## ResonantLowPassFilter
module ResonantLowPassFilter(
    input clk,
    input signed [15:0] audio_in,
    input signed [15:0] cutoff,
    input signed [15:0] resonance,
    input signed [15:0] gain,
    input reset_n,
    output reg signed [15:0] filtered_audio
);
==> flow/config.mk <==
export PLATFORM = sky130hd
export DESIGN_NAME = ResonantLowPassFilter
export DESIGN_NICKNAME = ResonantLowPassFilter
export VERILOG_FILES = /design/flow/design.v
export SDC_FILE = /design/flow/constraint.sdc
export NUM_CORES = 4
export LEC_CHECK = 0
export ABC_AREA = 1
export CAP_MARGIN = 20
export CELL_PAD_IN_SITES_DETAIL_PLACEMENT = 2
export CELL_PAD_IN_SITES_GLOBAL_PLACEMENT = 0
export CORE_MARGIN = 10
export CORE_UTILIZATION = 34
export CTS_CLUSTER_SIZE = 51
export GPL_ROUTABILITY_DRIVEN = 1
export MIN_ROUTING_LAYER = met2
export PLACE_DENSITY_LB_ADDON = 0.02
export SLEW_MARGIN = 20
export TNS_END_PERCENT = 90
==> flow/constraint.sdc <==
create_clock -name core_clock -period 7.0 [get_ports {clk}]
set_input_delay 1.4000 -clock core_clock [delete_from_list [all_inputs] [get_ports {clk}]]
set_output_delay 1.4000 -clock core_clock [all_outputs]
set_load 0.01 [all_outputs]
run.sh (not shown) runs the stock make flow with config.mk's settings and CLKGATE_MAP_FILE=.
The first run passed the timing, design-rule and antenna checks.
Then changed:
- ABC_AREA: 1 -> unset
- CELL_PAD_IN_SITES_DETAIL_PLACEMENT: 2 -> unset
- CELL_PAD_IN_SITES_GLOBAL_PLACEMENT: 0 -> unset
- CORE_MARGIN: 10 -> 5
- CORE_UTILIZATION: 34 -> 46
- CTS_CLUSTER_SIZE: 51 -> unset
- GPL_ROUTABILITY_DRIVEN: 1 -> unset
- HOLD_SLACK_MARGIN: unset -> 0.13
- TNS_END_PERCENT: 90 -> unset
=> Hold slack is better by 0.086 ns; sequential share of layout area grows by 0.95 points; non-clock buffer count grows by 31; synthesized area shrinks by 9.5%; worst setup slack is worse by 0.11 ns; die area shrinks by 37%; fmax shrinks by 1.7%.
Then changed:
- CORE_MARGIN: 5 -> 2
- CORE_UTILIZATION: 46 -> 38
- CTS_CLUSTER_DIAMETER: unset -> 218
- CTS_CLUSTER_SIZE: unset -> 100
- HOLD_SLACK_MARGIN: 0.13 -> unset
- MIN_ROUTING_LAYER: met2 -> unset
- PLACE_DENSITY: unset -> 0.91
- PLACE_DENSITY_LB_ADDON: 0.02 -> unset
- TNS_END_PERCENT: unset -> 5
After rerunning: Count of clock-buffer cells in the layout is unchanged. Clock skew drops by 0.0092 ns. Flip-flop count stays the same. Via count came out lower by 24%.
Then changed:
- CORE_UTILIZATION: 38 -> 31
- PLACE_DENSITY: 0.91 -> unset
Outcome: Flip-flop count is unchanged; via count came out lower by 5.4%; maximum frequency came out higher by 0.61%; area after synthesis is unchanged; worst hold slack is better by 0.030 ns; global-route usage came out lower by 4.0 points; design area came out higher by 1.3%; utilization came out lower by 7.4 points.

---

amber:
ResonantLowPassFilter again, from the RTL that the note above started with.
==> flow/design.v (excerpt) <==
module ResonantLowPassFilter(
    input clk,
    input signed [15:0] audio_in,
    input signed [15:0] cutoff,
    input signed [15:0] resonance,
    input signed [15:0] gain,
    input reset_n,
    output reg signed [15:0] filtered_audio
);
    parameter [15:0] MAX_POS_VALUE = 16'h7FFF;
    parameter [15:0] MIN_NEG_VALUE = -16'h8000;
    reg signed [15:0] state;
    reg signed [15:0] feedback;
    reg signed [15:0] output_reg;
    reg signed [15:0] alpha;
    reg signed [15:0] beta;
    reg signed [15:0] gamma;
    wire signed [31:0] fb_prod  = $signed(state) * $signed(beta);
    wire signed [31:0] out_prod = $signed(state) * $signed(alpha);
    wire signed [16:0] fb_full  = fb_prod >>> 15;
    wire signed [16:0] out_full = out_prod >>> 15;
    wire signed [16:0] st_full  = $signed(audio_in) - $signed(feedback);
    wire signed [16:0] fa_full  = $signed(output_reg) + ($signed(gamma) >>> 1);
    function signed [15:0] sat17;
        input signed [16:0] v;
        begin
            if (v > $signed({MAX_POS_VALUE[15], MAX_POS_VALUE}))
                sat17 = $signed(MAX_POS_VALUE);
            else if (v < $signed({MIN_NEG_VALUE[15], MIN_NEG_VALUE}))
                sat17 = $signed(MIN_NEG_VALUE);
            else
                sat17 = v[15:0];
        end
    endfunction
    always @(posedge clk or negedge reset_n) begin
        if (!reset_n) begin
            state <= $signed(16'h0000);
            feedback <= $signed(16'h0000);
  ...
clock: 9.33 ns
lec_check: 0
cap_margin: 20
cell_pad_in_sites_detail_placement: 2
cell_pad_in_sites_global_placement: 2
core_aspect_ratio: 0.63
core_margin: 10
core_utilization: 18
cts_cluster_diameter: 93
cts_cluster_size: 78
gpl_routability_driven: 1
gpl_timing_driven: 1
hold_slack_margin: 0.26
max_routing_layer: met4
min_routing_layer: met1
place_density_lb_addon: 0.1
setup_slack_margin: 1.22
slew_margin: 20
Modified inputs, harbor compared to amber
Settings: GPL_ROUTABILITY_DRIVEN: 1 -> unset; CTS_CLUSTER_SIZE: 78 -> unset; CELL_PAD_IN_SITES_DETAIL_PLACEMENT: 2 -> unset; GPL_TIMING_DRIVEN: 1 -> unset; CORE_ASPECT_RATIO: 0.63 -> unset; CORE_UTILIZATION: 18 -> 40; PLACE_DENSITY_LB_ADDON: 0.1 -> unset; SETUP_SLACK_MARGIN: 1.22 -> unset; MIN_ROUTING_LAYER: met1 -> unset; CTS_CLUSTER_DIAMETER: 93 -> unset; MAX_ROUTING_LAYER: met4 -> unset; HOLD_SLACK_MARGIN: 0.26 -> unset; CELL_PAD_IN_SITES_GLOBAL_PLACEMENT: 2 -> unset; CORE_MARGIN: 10 -> 2; the clock period (ns, I/O delays scaled along): 9.33 -> 7.0.
[summary]
Row non-clock buffer total of the final layout: harbor higher / amber lower. Going from amber to harbor, the number of instances in the placed design was found to have gone down by 901. Against amber, count of inserted tapcells in harbor fell by more than half. Both conditions hold for harbor: the flow ran to the end and the final layout passed the timing, design-rule and antenna checks. On core utilization, the higher figure sits with harbor, not amber. Clock-buffer cell count | harbor below amber.
Here is what was changed in the inputs of nickel compared with harbor.
Settings: setting PLACE_DENSITY_LB_ADDON to 0.02 for the first time; changing CORE_UTILIZATION from 40 to 34; setting CTS_CLUSTER_SIZE to 51 for the first time; changing CORE_MARGIN from 2 to 10; setting GPL_ROUTABILITY_DRIVEN to 0 for the first time; setting TNS_END_PERCENT to 5 for the first time; setting MIN_ROUTING_LAYER to met2 for the first time.
nickel does worse than harbor on global-route wire length before repair.
nickel: initial core utilization 6.4 points below harbor
harbor has higher slew at the pin closest to its max-slew limit than nickel.
Setup changes, nickel to sierra
Settings: CTS_CLUSTER_DIAMETER now 218, previously not set; CORE_UTILIZATION now 59, was 34; CORE_MARGIN now 2, was 10; CTS_CLUSTER_SIZE now 100, was 51; PLACE_DENSITY_LB_ADDON no longer set, was 0.02; MIN_ROUTING_LAYER no longer set, was met2; GPL_ROUTABILITY_DRIVEN no longer set, was 0.
Findings:
Comparing nickel against sierra, there is no change at all in number of port buffers. NOTE top achievable clock speed nickel->sierra increased slightly.
#### Input delta (onyx over sierra)
Settings: PLACE_DENSITY_LB_ADDON: unset -> 0.02; MIN_ROUTING_LAYER: unset -> met2; CORE_UTILIZATION: 59 -> 34; CTS_CLUSTER_SIZE: 100 -> unset; CTS_CLUSTER_DIAMETER: 218 -> unset; CORE_MARGIN: 2 -> 5.
Notes after the runs:
- Between sierra and onyx, the flow reports placement row count increasing by more than a quarter.
- Looking only at share of the final layout cell area in multi-input gates, and setting everything else aside, the lower value of onyx and sierra goes to onyx.
- From sierra to onyx the numbers moved as follows: shortest clock period the worst path allows after layout shows an increase of 46 ps, worst hold slack now sits higher, global-route usage saw a decrease.
- The lower y dimension of the die came out of sierra.
#### Input delta (indigo over onyx)
Settings: CORE_MARGIN changed from 5 to 2; PLACE_DENSITY_LB_ADDON removed (was 0.02); SETUP_SLACK_MARGIN newly set to -0.63; CTS_CLUSTER_SIZE newly set to 100; HOLD_SLACK_MARGIN newly set to 0.25; MIN_ROUTING_LAYER removed (was met2); CORE_UTILIZATION changed from 34 to 55; CTS_CLUSTER_DIAMETER newly set to 218.
[summary]
indigo did not stop at any stage, and its layout met the timing, design-rule and antenna checks. The post-route cell area of indigo falls short of that of onyx by about 2.8%. Wire length of the first global-routing pass (onyx / indigo): 1.13. onyx reports its busiest metal layer after global routing as met3 while indigo reports met2. Final layout net count went down slightly going from onyx to indigo. indigo ends up with a routed wire length that is 11 mm lower than in onyx. Changes observed in indigo relative to onyx: cell count shrank by 417; final worst-path cycle share grew by 1.7 points.

---

## run 1
The RTL this note starts from:
==> flow/design.v <==
module ResonantLowPassFilter(
    input clk,
    input signed [15:0] audio_in,
    input signed [15:0] cutoff,
    input signed [15:0] resonance,
    input signed [15:0] gain,
    input reset_n,
    output reg signed [15:0] filtered_audio
);
    parameter [15:0] MAX_POS_VALUE = 16'h7FFF;
    parameter [15:0] MIN_NEG_VALUE = -16'h8000;
    reg signed [15:0] state;
    reg signed [15:0] feedback;
    reg signed [15:0] output_reg;
    reg signed [15:0] alpha;
    reg signed [15:0] beta;
    reg signed [15:0] gamma;
    wire signed [31:0] fb_prod  = $signed(state) * $signed(beta);
    wire signed [31:0] out_prod = $signed(state) * $signed(alpha);
    wire signed [16:0] fb_full  = fb_prod >>> 15;
    wire signed [16:0] out_full = out_prod >>> 15;
    wire signed [16:0] st_full  = $signed(audio_in) - $signed(feedback);
    wire signed [16:0] fa_full  = $signed(output_reg) + ($signed(gamma) >>> 1);
    function signed [15:0] sat17;
        input signed [16:0] v;
        begin
            if (v > $signed({MAX_POS_VALUE[15], MAX_POS_VALUE}))
                sat17 = $signed(MAX_POS_VALUE);
            else if (v < $signed({MIN_NEG_VALUE[15], MIN_NEG_VALUE}))
                sat17 = $signed(MIN_NEG_VALUE);
            else
                sat17 = v[15:0];
        end
    endfunction
    always @(posedge clk or negedge reset_n) begin
        if (!reset_n) begin
            state <= $signed(16'h0000);
            feedback <= $signed(16'h0000);
            output_reg <= $signed(16'h0000);
            alpha <= $signed(16'h0000);
            beta <= $signed(16'h0000);
            gamma <= $signed(16'h0000);
            filtered_audio <= $signed(16'h0000);
        end else begin
            alpha <= $signed(cutoff);
            beta <= $signed(resonance);
            gamma <= $signed(gain);
            feedback <= sat17(fb_full);
            state <= sat17(st_full);
            output_reg <= sat17(out_full);
            filtered_audio <= sat17(fa_full);  
        end
    end
endmodule
==> flow/config.mk <==
export PLATFORM = sky130hd
export DESIGN_NAME = ResonantLowPassFilter
export DESIGN_NICKNAME = ResonantLowPassFilter
export VERILOG_FILES = /design/flow/design.v
export SDC_FILE = /design/flow/constraint.sdc
export NUM_CORES = 4
export LEC_CHECK = 0
export CAP_MARGIN = 20
export CORE_MARGIN = 2
export CORE_UTILIZATION = 58
export SETUP_SLACK_MARGIN = 0.88
export SLEW_MARGIN = 20
==> flow/constraint.sdc <==
create_clock -name core_clock -period 3.81 [get_ports {clk}]
set_input_delay 0.7620 -clock core_clock [delete_from_list [all_inputs] [get_ports {clk}]]
set_output_delay 0.7620 -clock core_clock [all_outputs]
set_load 0.01 [all_outputs]
Final checks on run 1, whose flow otherwise completed, came back failing, citing setup timing.
[inputs] run 2 vs run 1
# run 1
export LEC_CHECK = 0
export CAP_MARGIN = 20
export CORE_MARGIN = 2
export CORE_UTILIZATION = 58
export SETUP_SLACK_MARGIN = 0.88
export SLEW_MARGIN = 20
create_clock -name core_clock -period 3.81 [get_ports {clk}]
# run 2
export LEC_CHECK = 0
export CAP_MARGIN = 20
export CORE_MARGIN = 2
export CORE_UTILIZATION = 72
export CTS_CLUSTER_SIZE = 35
export SLEW_MARGIN = 20
create_clock -name core_clock -period 4.95 [get_ports {clk}]
--- outcome ---
Although run 2 finished all stages, its layout failed final checks on setup timing. Run 2 vs run 1: routed wire length up. Run 2: post-route cell area 510 µm² below run 1. The worst setup slack before clock tree synthesis of run 2 is higher than that of run 1. Compared run 2 vs run 1, and maximum frequency is down in run 2. Final standard cell count with taps included and fillers excluded of run 2 falls short of that of run 1 by a few percent. [diff] slack of the critical path, run 2 relative to run 1: improvement. Going from run 1 to run 2, count of clock-buffer cells in the layout neither gained nor lost much, multi-input gate share of the layout cell area higher, met2 track demand over resource in global routing climbed 12 points. The type of the most critical hold path comes out register to register in one run and primary input to asynchronous set/reset pin in the other, namely in run 2 and run 1 respectively.
Edits applied to the flow inputs when going from run 2 to run 3:
# run 2
export LEC_CHECK = 0
export CAP_MARGIN = 20
export CORE_MARGIN = 2
export CORE_UTILIZATION = 72
export CTS_CLUSTER_SIZE = 35
export SLEW_MARGIN = 20
create_clock -name core_clock -period 4.95 [get_ports {clk}]
# run 3
export LEC_CHECK = 0
export CAP_MARGIN = 5
export CORE_MARGIN = 2
export CORE_UTILIZATION = 72
export SLEW_MARGIN = 20
export TNS_END_PERCENT = 5
create_clock -name core_clock -period 5.72 [get_ports {clk}]
Findings:
Worst setup slack on run 3 is ahead of run 2.
| cell area after placement | run 3 vs run 2 | 0.42% lower |
Run 3 reports a lower wire length of the first global-routing pass than run 2 does.
The worst setup path endpoint comes out feedback[6]$_DFF_PN0_ in one run and feedback[2]$_DFF_PN0_ in the other, namely in run 2 and run 3 respectively.
Run 3 vs run 2 on met2 track demand over resource: run 3 is the lower one.
Looking at final period demand of the worst path, run 3 sits 0.028 ns higher than run 2 does.
None of the runs run 2 and run 3 ends with a clean layout.
Completing all stages was not enough for run 2: its layout failed the final checks because of setup timing.
In run 3 the implementation ran to completion but is not tape-out ready, as the final checks report setup timing.
On critical path depth, the lower figure sits with run 2, not run 3.
The following lists how run 4 was set up differently from run 3:
# run 3
export LEC_CHECK = 0
export CAP_MARGIN = 5
export CORE_MARGIN = 2
export CORE_UTILIZATION = 72
export SLEW_MARGIN = 20
export TNS_END_PERCENT = 5
create_clock -name core_clock -period 5.72 [get_ports {clk}]
# run 4
export LEC_CHECK = 0
export CAP_MARGIN = 20
export CORE_MARGIN = 2
export CORE_UTILIZATION = 40
export SLEW_MARGIN = 20
create_clock -name core_clock -period 6.75 [get_ports {clk}]
==> comparison <==
- Of run 3 and run 4, just one finished clean: run 4.
- Summary of run 4 over run 3: total vias in the final route -8.1%, overall fraction of global-route tracks in use lower.
- Looking at die extent in x, run 4 sits above run 3.
- Run 4 ended with more number of placed cells counting well taps than run 3.
- Of run 4 and run 3, it is run 4 that has the higher flip-flop and latch share of the layout cell area.
- Met3 layer usage reported by global route, run 3 and run 4: lower on run 4
- Total routed wire length on the met1 layer came out higher on run 4 than on run 3.
- Die area | run 4 > run 3
What run 5 does differently from run 4 at the input level:
# run 4
export LEC_CHECK = 0
export CAP_MARGIN = 20
export CORE_MARGIN = 2
export CORE_UTILIZATION = 40
export SLEW_MARGIN = 20
create_clock -name core_clock -period 6.75 [get_ports {clk}]
# run 5
export LEC_CHECK = 0
export CAP_MARGIN = 20
export CORE_MARGIN = 2
export CORE_UTILIZATION = 66
export SLEW_MARGIN = 20
create_clock -name core_clock -period 5.72 [get_ports {clk}]
==> comparison <==
No crash in run 5: every stage finished, but the layout fails its final checks due to setup timing. Number of iterations in the first detailed-routing pass (run 5 over run 4): increase, 1. Run 5 vs. run 4: maximum clock frequency went up 6.2 MHz; growth of design area from synthesis to finish +7.3 points; fraction of area in registers went down 0.62 points. On post-layout minimum cycle time, run 4 loses to run 5.
Setup changes, run 5 to run 6
# run 5
export LEC_CHECK = 0
export CAP_MARGIN = 20
export CORE_MARGIN = 2
export CORE_UTILIZATION = 66
export SLEW_MARGIN = 20
create_clock -name core_clock -period 5.72 [get_ports {clk}]
# run 6
export LEC_CHECK = 0
export CAP_MARGIN = 20
export CORE_MARGIN = 2
export CORE_UTILIZATION = 52
export CTS_CLUSTER_SIZE = 99
export SLEW_MARGIN = 20
create_clock -name core_clock -period 5.14 [get_ports {clk}]
==> comparison <==
Non-clock buffer count in the final layout: run 5 and run 6 compared, lower one is run 5
Number of nets in the finished design, run 6 vs run 5: up slightly
Run 6 vs run 5 — worst hold margin dropped 0.25 ns.
On antenna cell count, the lower figure sits with run 5, not run 6.
Final checks on run 6, whose flow otherwise completed, came back failing, citing setup timing.
In run 5 the implementation ran to completion but is not tape-out ready, as the final checks report setup timing.
Final critical delay including setup and external delays (higher): run 6
For the total length of routed wires, run 6 came in 0.53% higher than run 5 did.
Cell depth of the worst setup path delta for run 6 relative to run 5: 1 higher
